==> inputs of fjord <==
// Pipelined_Processor
module Pipelined_Processor(
input CLK,
input reset,
output [7:0] imem_addr,
input [15:0] imem_data,
output [7:0] dmem_addr,
output [7:0] dmem_wdata,
output dmem_we,
input [7:0] dmem_rdata,
output [7:0] result 
   );
wire pcsrc;
wire [7:0] pcplus1_f;
wire [7:0] pcnext_f;
wire [7:0] pc_f, pc_d;
wire [15:0] instr_f, instr_d;
wire signed [7:0] SrcA_d, SrcA_e;
wire signed [7:0] RD1e, RD2e;  
wire signed [7:0] SrcB ;
wire Zero;
wire [7:0] ALUResult_e, ALUResult_m, ALUResult_w;
wire [3:0] ALUControl_d, ALUControl_e;
wire ALUSrc_d, ALUSrc_e, ResultSrc_e, ResultSrc_d, ResultSrc_m, ResultSrc_w;
wire [7:0] pcplus1_d, pcplus1_e, pcplus1_m, pcplus1_w;
wire [2:0] a1_d, Rs1D, Rs2D;
wire [2:0] Rs1E, Rs2E;
wire [2:0] a1_e, a1_m, a1_w;  
wire [3:0] opcode;
wire [2:0] funct;
wire [7:0] SrcB_reg, SrcB_reg_e, SrcB_reg_m;
wire [7:0] wrtdata;
wire [7:0] read_data_w, read_data_m;
wire MemWrite_d, MemWrite_e, MemWrite_m;
wire regwrite_d, regwrite_e, regwrite_w, regwrite_m;
wire [7:0] ImmExt_d, ImmExt_e;  
wire [1:0] ForwardAE, ForwardBE;
wire stallF, flushD, stallD, flushE;
pc p0(.pcnext(pcnext_f),. reset(reset), .pc(pc_f), .stallF(stallF), .clk(CLK));
assign pcplus1_f = pc_f + 1;
assign imem_addr = pc_f;
assign instr_f = imem_data;
assign opcode = instr_f[15:12];
assign pcnext_f = (opcode == 4'b0101 && Zero) ? (pc_f + ImmExt_d) : 
  (pcsrc) ? ImmExt_d :
                (pc_f + 1);
assign a1_d = instr_f[8:6];   
assign funct = instr_f[11:9];
assign Rs1D = instr_f[5:3];
assign Rs2D = instr_f[2:0];
  Extender e0(.in0(Rs2D), .ImmExt(ImmExt_d));
IF_ID l0(.clk(CLK), .flushD(flushD), .stallD(stallD), .pcplus1_f(pcnext_f), .pcplus1_d(pcplus1_d),  .reset(reset), .pc_f(pc_f), .pc_d(pc_d),  .instr_d(instr_d), .instr_f(instr_f));
ControlUnit c0(.opcode(opcode), .funct(funct), .Zero(Zero), .ALUSrc(ALUSrc_d), .MemWrite(MemWrite_d), .ALUControl(ALUControl_d), .ResultSrc(ResultSrc_d), .PCSrc(pcsrc), .RegWrite(regwrite_d));
  Register_file r0(.clk(CLK), .reset(reset), .write(regwrite_w), .destreg(a1_w), .srcreg1(Rs1D), .srcreg2(Rs2D), .rdata1(SrcA_d), .rdata2(SrcB_reg), .wrtData(wrtdata));
  ...
Settings: LEC_CHECK=0, ABC_AREA=1, CAP_MARGIN=20, CELL_PAD_IN_SITES_DETAIL_PLACEMENT=1, CELL_PAD_IN_SITES_GLOBAL_PLACEMENT=1, CORE_MARGIN=8, CORE_UTILIZATION=40, CTS_CLUSTER_DIAMETER=198, CTS_CLUSTER_SIZE=35, MAX_ROUTING_LAYER=met4, MIN_ROUTING_LAYER=met2, SLEW_MARGIN=20, TNS_END_PERCENT=5; clock period 13.5 ns.
run.sh (not shown) runs the stock make flow with config.mk's settings and CLKGATE_MAP_FILE=.
==> violet: changes against fjord <==
- CELL_PAD_IN_SITES_DETAIL_PLACEMENT: 1 -> unset
- CELL_PAD_IN_SITES_GLOBAL_PLACEMENT: 1 -> unset
- CORE_ASPECT_RATIO: unset -> 0.5
- CORE_MARGIN: 8 -> 9
- CORE_UTILIZATION: 40 -> 42
- CTS_CLUSTER_DIAMETER: 198 -> 337
- CTS_CLUSTER_SIZE: 35 -> 99
- HOLD_SLACK_MARGIN: unset -> 0.06
- MAX_ROUTING_LAYER: met4 -> unset
- MIN_ROUTING_LAYER: met2 -> unset
- SETUP_SLACK_MARGIN: unset -> -1.33
- TNS_END_PERCENT: 5 -> 20
==> sierra: changes against fjord <==
- ABC_AREA: 1 -> unset
- CELL_PAD_IN_SITES_GLOBAL_PLACEMENT: 1 -> unset
- CORE_MARGIN: 8 -> 2
- CTS_CLUSTER_SIZE: 35 -> unset
- MAX_ROUTING_LAYER: met4 -> unset
- TNS_END_PERCENT: 5 -> 10
==> GITHUB_STEP_SUMMARY <==
## Synthesis and layout report

| Metric | Value |
|---|---|
| Int Power | 1.70 mW |
| Reg2Reg Depth | between 70 and 80 |
| Design area | 13900 sq um |
| Final worst slack | -361 ps |
| SO Viols | setup timing |
| Die y size | 172 um |
| Crit-path max FO | 7 |
| Syn nets | between 1000 and 1500 |
| Worst Path Arrival | 14200 ps |
| Status | complete, but fails checks |
| Die Span X | 172 um |
| Final Setup Violations | 8 |
| Crit path capture | p0.pc[7]$_DFFE_PP0N_ |
| Die area | between 20000 and 30000 sq um |
the above is filed under sierra

==> GITHUB_STEP_SUMMARY <==
## Synthesis and layout report

| Metric | Value |
|---|---|
| Status | finished clean |
| Die Span X | 249 um |
| Syn nets | 1592 |
| Reg2Reg Depth | 80 |
| Worst Path Arrival | 13380 ps |
| Crit-path max FO | 16 |
| Die y size | 133 um |
| Die area | around 33000 sq um |
| Int Power | 1.52 mW |
| Crit path capture | p0.pc[4]$_DFFE_PP0N_ |
| Design area | 12700 sq um |
the above is filed under violet

==> GITHUB_STEP_SUMMARY <==
## Synthesis and layout report

| Metric | Value |
|---|---|
| Hold EP | l2.RegWrite_out$_DFF_PP0_ |
| Fin. Hold Viols | 0 |
| Int Power | 1.60 mW |
| Crit path capture | p0.pc[2]$_DFFE_PP0N_ |
| Met1 track demand over resource | 0% |
| Worst Path Arrival | 12650 ps |
| Status | finished clean |
| Final Setup Violations | 0 |
| Syn nets | 1592 |
| Die area | 33500 sq um |
| Design area | 13000 sq um |
| Final worst slack | ~1200 ps |
| Die y size | 183 um |
| Crit-path max FO | 15 |
| Largest cell class | logic gates |
the above is filed under fjord



==> v33: inputs <==
Starting RTL as in the previous note.
clock: 13.5 ns
lec_check: 0
abc_area: 1
cap_margin: 20
core_aspect_ratio: 0.5
core_margin: 9
core_utilization: 66
cts_cluster_diameter: 337
cts_cluster_size: 99
setup_slack_margin: -0.08
slew_margin: 20
tns_end_percent: 20
==> inputs of v5, as changes to v33 <==
Settings changed: CELL_PAD_IN_SITES_DETAIL_PLACEMENT from default to 1, CELL_PAD_IN_SITES_GLOBAL_PLACEMENT from default to 1, CORE_ASPECT_RATIO 0.5 to default, CORE_MARGIN 9 to 8, CORE_UTILIZATION 66 to 40, CTS_CLUSTER_DIAMETER 337 to 191, CTS_CLUSTER_SIZE 99 to 35, MAX_ROUTING_LAYER from default to met4, MIN_ROUTING_LAYER from default to met2, SETUP_SLACK_MARGIN -0.08 to default, SLEW_MARGIN 20 to 0, TNS_END_PERCENT 20 to 65.
==> inputs of v6, as changes to v33 <==
Settings changed: ABC_AREA 1 to default, CORE_ASPECT_RATIO 0.5 to default, CORE_MARGIN 9 to 2, CORE_UTILIZATION 66 to 64, CTS_CLUSTER_DIAMETER 337 to default, CTS_CLUSTER_SIZE 99 to default, SETUP_SLACK_MARGIN -0.08 to default, TNS_END_PERCENT 20 to 5.
==> flow/constraint.sdc (replaced) <==
create_clock -name core_clock -period 7.47 [get_ports {CLK}]
set_input_delay 1.4940 -clock core_clock [delete_from_list [all_inputs] [get_ports {CLK}]]
set_output_delay 1.4940 -clock core_clock [all_outputs]
set_load 0.01 [all_outputs]
==> notes <==
- Die area, lowest first: v6, v33, v5.
- Core utilization, lowest first: v5, v33, v6.
- Of v33 and v6, v6 has the higher clock skew (gap 0.0062 ns).
- Clock power: v6 is higher than v5 (76%).
- v6 finished with setup timing left. v33 passed the timing, design-rule and antenna checks. v5 finished clean.
- Against v33, the power of v5 is larger by 4.3%.


==> wip/yarrow <==
Pipelined_Processor again, from the RTL that the note above started with.
Settings: LEC_CHECK=0, CAP_MARGIN=40, CELL_PAD_IN_SITES_DETAIL_PLACEMENT=1, CELL_PAD_IN_SITES_GLOBAL_PLACEMENT=2, CORE_MARGIN=4, CORE_UTILIZATION=40, CTS_CLUSTER_SIZE=36, GPL_ROUTABILITY_DRIVEN=0, GPL_TIMING_DRIVEN=0, HOLD_SLACK_MARGIN=0.05, MIN_ROUTING_LAYER=met1, PLACE_DENSITY=0.37, SETUP_SLACK_MARGIN=3.19, SLEW_MARGIN=40, TNS_END_PERCENT=70; clock period 13.5 ns.
==> wip/xenon (differences from wip/yarrow) <==
Settings changed: CAP_MARGIN 40 to 20, CTS_CLUSTER_SIZE 36 to unset, MIN_ROUTING_LAYER met1 to met2.
==> wip/willow (differences from wip/yarrow) <==
Settings changed: ABC_AREA set to 1, CAP_MARGIN 40 to 20, CELL_PAD_IN_SITES_DETAIL_PLACEMENT 1 to unset, CELL_PAD_IN_SITES_GLOBAL_PLACEMENT 2 to unset, CORE_ASPECT_RATIO set to 0.5, CORE_MARGIN 4 to 2, CORE_UTILIZATION 40 to 34, CTS_CLUSTER_DIAMETER set to 337, CTS_CLUSTER_SIZE 36 to 99, GPL_ROUTABILITY_DRIVEN 0 to unset, GPL_TIMING_DRIVEN 0 to unset, HOLD_SLACK_MARGIN 0.05 to unset, MIN_ROUTING_LAYER met1 to unset, PLACE_DENSITY 0.37 to unset, SETUP_SLACK_MARGIN 3.19 to unset, SLEW_MARGIN 40 to 20, TNS_END_PERCENT 70 to 20.
==> results <==
wip/yarrow went through all stages and came out clean. wip/xenon completed and failed the layout checks on negative setup slack. wip/willow ran to the end with no violations.
Cell area: wip/willow < wip/yarrow < wip/xenon.
Of wip/yarrow and wip/willow, wip/willow has the higher first-iteration DRC count (gap about 24%, measured against wip/willow).
The lowest sequential share of layout area belongs to wip/xenon, the highest to wip/willow.
Sequential power, highest first: wip/xenon, wip/yarrow, wip/willow.
Between wip/yarrow and wip/willow, the lower critical path depth is in wip/yarrow (gap 9).
In area after synthesis, wip/yarrow and wip/xenon do not differ.
The highest maximum frequency belongs to wip/willow, the lowest to wip/xenon.
Via count: wip/yarrow is lower than wip/xenon (29%).
In wip/willow the clock-buffer cell count is higher than in wip/yarrow, by 2.
==> figures <==
metric                                                           wip/yarrow                wip/willow                   wip/xenon
Internal power of the cells                                         1910 uW                   1520 uW                     1920 uW
Least setup slack across all paths after layout                    0.290 ns                   1.23 ns                   -0.160 ns
Buffers added on ports                                                   54                        58                          54
Status                                              complete, no violations   complete, no violations  complete, but fails checks
Reasons for failing layout checks                                         -                         -        negative setup slack
Cell Count, Final, Fillers Out                                         1838                      1976                        1841
Tally of filler cells in the layout                                    3199                      3272                        3192
Post-synth net total                                                   1414                      1592                        1414
R2r worst-path depth                                                     71                        80                          70
Register share of total power                                         20.8%                     22.0%                       20.3%
Total iterations of the first detailed-routing run                        5                         5                          11
Sum of routed wire segments on met1                                17900 um                  15700 um                        0 um
Worst-case headroom to the max-slew limit                             39.3%                     33.4%                       31.3%
Die Wd                                                               176 um                    260 um                      176 um
Comb power                                                          2110 uW                   1800 uW                     2200 uW
Met1 usage in global routing                                          34.6%                     27.6%                          0%
CP most frequent cell                               sky130_fd_sc_hd__o21a_1  sky130_fd_sc_hd__nand2_1     sky130_fd_sc_hd__o21a_1
Total stage count of the critical path                                   71                        80                          70
Post-synthesis xor/xnor area fraction                                 4.86%                     3.76%                       4.86%
FP Rows                                                                  61                        46                          61


==> run D: inputs <==
Starting RTL as in the previous note.
## Pipelined_Processor
module Pipelined_Processor(
input CLK,
input reset,
output [7:0] imem_addr,
input [15:0] imem_data,
output [7:0] dmem_addr,
output [7:0] dmem_wdata,
output dmem_we,
input [7:0] dmem_rdata,
output [7:0] result 
   );
Settings: LEC_CHECK=0, CAP_MARGIN=20, CELL_PAD_IN_SITES_GLOBAL_PLACEMENT=0, CORE_MARGIN=5, CORE_UTILIZATION=58, CTS_CLUSTER_DIAMETER=299, CTS_CLUSTER_SIZE=92, GPL_ROUTABILITY_DRIVEN=1, GPL_TIMING_DRIVEN=1, HOLD_SLACK_MARGIN=-0.02, MAX_ROUTING_LAYER=met5, PLACE_DENSITY=0.41, SLEW_MARGIN=20, TNS_END_PERCENT=10; clock period 14.1 ns.
==> run B: changes against run D <==
ABC_AREA = 1   (was default)
CORE_MARGIN = 2   (was 5)
CORE_UTILIZATION = 69   (was 58)
CTS_CLUSTER_DIAMETER = default   (was 299)
CTS_CLUSTER_SIZE = 43   (was 92)
PLACE_DENSITY = default   (was 0.41)
SETUP_SLACK_MARGIN = 3.31   (was default)
TNS_END_PERCENT = 75   (was 10)
==> flow/constraint.sdc (replaced) <==
create_clock -name core_clock -period 11.5 [get_ports {CLK}]
set_input_delay 2.3000 -clock core_clock [delete_from_list [all_inputs] [get_ports {CLK}]]
set_output_delay 2.3000 -clock core_clock [all_outputs]
set_load 0.01 [all_outputs]
==> comparison table <==
| metric | run D | run B |
|---|---|---|
| Outcome | no timing/DRC/antenna violations | complete, but fails checks |
| Violated checks | - | negative setup slack |
| Number of unique standard cell types used by synthesis | 94 | 67 |
| Simple-gate portion of the synthesized area | 16.8% | 26.0% |
| CORE AREA | 19300 um^2 | 15800 um^2 |
| Count of multi-input combinational gates | 999 | 1053 |
| MI comb area | 7190 um^2 | 6950 um^2 |
| Met2 Use GR | 52.1% | 67.5% |
| Sw Share | 44.2% | 51.1% |
| Warning total across the stage logs | 47 | 51 |
| Start point of the critical path | l2.destreg_out[2]$_DFF_PP0_ | l3.destreg_out[1]$_DFF_PP0_ |
| Number of cells traversed by the worst register-to-register path | 67 | 83 |
| Top sig layer | met4 | met5 |
| Fraction of the core area covered by cells at the end of the flow | 67.6% | 86.9% |
| Endpoint of the worst setup timing path | p0.pc[7]$_DFFE_PP0N_ | p0.pc[4]$_DFFE_PP0N_ |
| Number of buffers inserted to repair setup after CTS | 0 | 42 |
| Wire length on met1 | 14.2 mm | 14.7 mm |
| Worst IR Drop VDD | 102 uV | 482 uV |
| DRT Pass-1 Iters | 7 | 10 |
| Clock transition time at the flip-flop clock pins of the worst setup and hold paths | 0.06 ns | 0.07 ns |
| Power of the combinational group | 0.00156 W | 0.00340 W |
| Worst slew slack as a fraction of its limit | 26.8% | 21.5% |
| Yosys aoi share | 21.5% | 14.9% |


==> 08-09 <==
Starting RTL as in the previous note.
Settings: LEC_CHECK=0, CAP_MARGIN=20, CELL_PAD_IN_SITES_DETAIL_PLACEMENT=1, CORE_MARGIN=2, CORE_UTILIZATION=40, HOLD_SLACK_MARGIN=0.05, MIN_ROUTING_LAYER=met2, SETUP_SLACK_MARGIN=3.19, SLEW_MARGIN=20; clock period 13.5 ns.
==> 07-19: changes against 08-09 <==
Settings changed: CELL_PAD_IN_SITES_DETAIL_PLACEMENT 1 to default, CORE_UTILIZATION 40 to 71, CTS_CLUSTER_SIZE from default to 37, HOLD_SLACK_MARGIN 0.05 to default, MIN_ROUTING_LAYER met2 to default, SETUP_SLACK_MARGIN 3.19 to -0.82.
==> flow/constraint.sdc (replaced) <==
create_clock -name core_clock -period 12.4 [get_ports {CLK}]
set_input_delay 2.4800 -clock core_clock [delete_from_list [all_inputs] [get_ports {CLK}]]
set_output_delay 2.4800 -clock core_clock [all_outputs]
set_load 0.01 [all_outputs]
==> 10-02: changes against 08-09 <==
Settings changed: ABC_AREA from default to 1, CELL_PAD_IN_SITES_DETAIL_PLACEMENT 1 to default, CORE_UTILIZATION 40 to 62, HOLD_SLACK_MARGIN 0.05 to default, MIN_ROUTING_LAYER met2 to default, SETUP_SLACK_MARGIN 3.19 to default.
==> flow/constraint.sdc (replaced) <==
create_clock -name core_clock -period 12.1 [get_ports {CLK}]
set_input_delay 2.4200 -clock core_clock [delete_from_list [all_inputs] [get_ports {CLK}]]
set_output_delay 2.4200 -clock core_clock [all_outputs]
set_load 0.01 [all_outputs]
==> comparison table <==
quantity	08-09	07-19	10-02
Sequential Power Share	0.186	0.203	0.194
Xor and xnor area share after synthesis	0.04859	0.04859	0.03763
Total antenna diodes in the routed design	15	6	0
Layout overhead on the synthesized area	28.56%	23.77%	19.31%
Hold slack final	0.3577 ns	0.3572 ns	0.3561 ns
Capture point of the worst path	p0.pc[7]	p0.pc[7]	p0.pc[2]
Transition time at the pin with the least slew margin	1.074 ns	1.111 ns	1.084 ns
Reg2Reg Setup Slack	-0.54 ns	-2.34 ns	0.39 ns
Placeable Area	27860 µm²	15710 µm²	17840 µm²
Flop share of the area	0.2560	0.2653	0.2797
Peak supply drop	0.0001913 V	0.0002150 V	0.0004876 V
Wirelength, routed	49400 µm	44110 µm	34700 µm
Post-synthesis instance area	11330 µm²	11330 µm²	11170 µm²
Peak per-stage delay on the critical path	0.45 ns	0.52 ns	0.49 ns
Number of tap instances	378	216	229
Clock skew after layout	0.01130 ns	0.009732 ns	0.01486 ns
Logic gate fraction of the total cell area	0.5210	0.5276	0.5027
Leak pwr	6.376 nW	6.333 nW	6.549 nW
Floorplan utilization	0.4067	0.7211	0.6261
Global placer's final weighted congestion	0.9863	1.049	0.9536
Grt met3 use	0.5816	0.1238	0.07205
Outcome	failed layout checks	failed layout checks	finished clean
Reasons for failing layout checks	negative setup slack	negative setup slack	-
Power figures rest on the tool's default switching activity, not on a simulated workload.
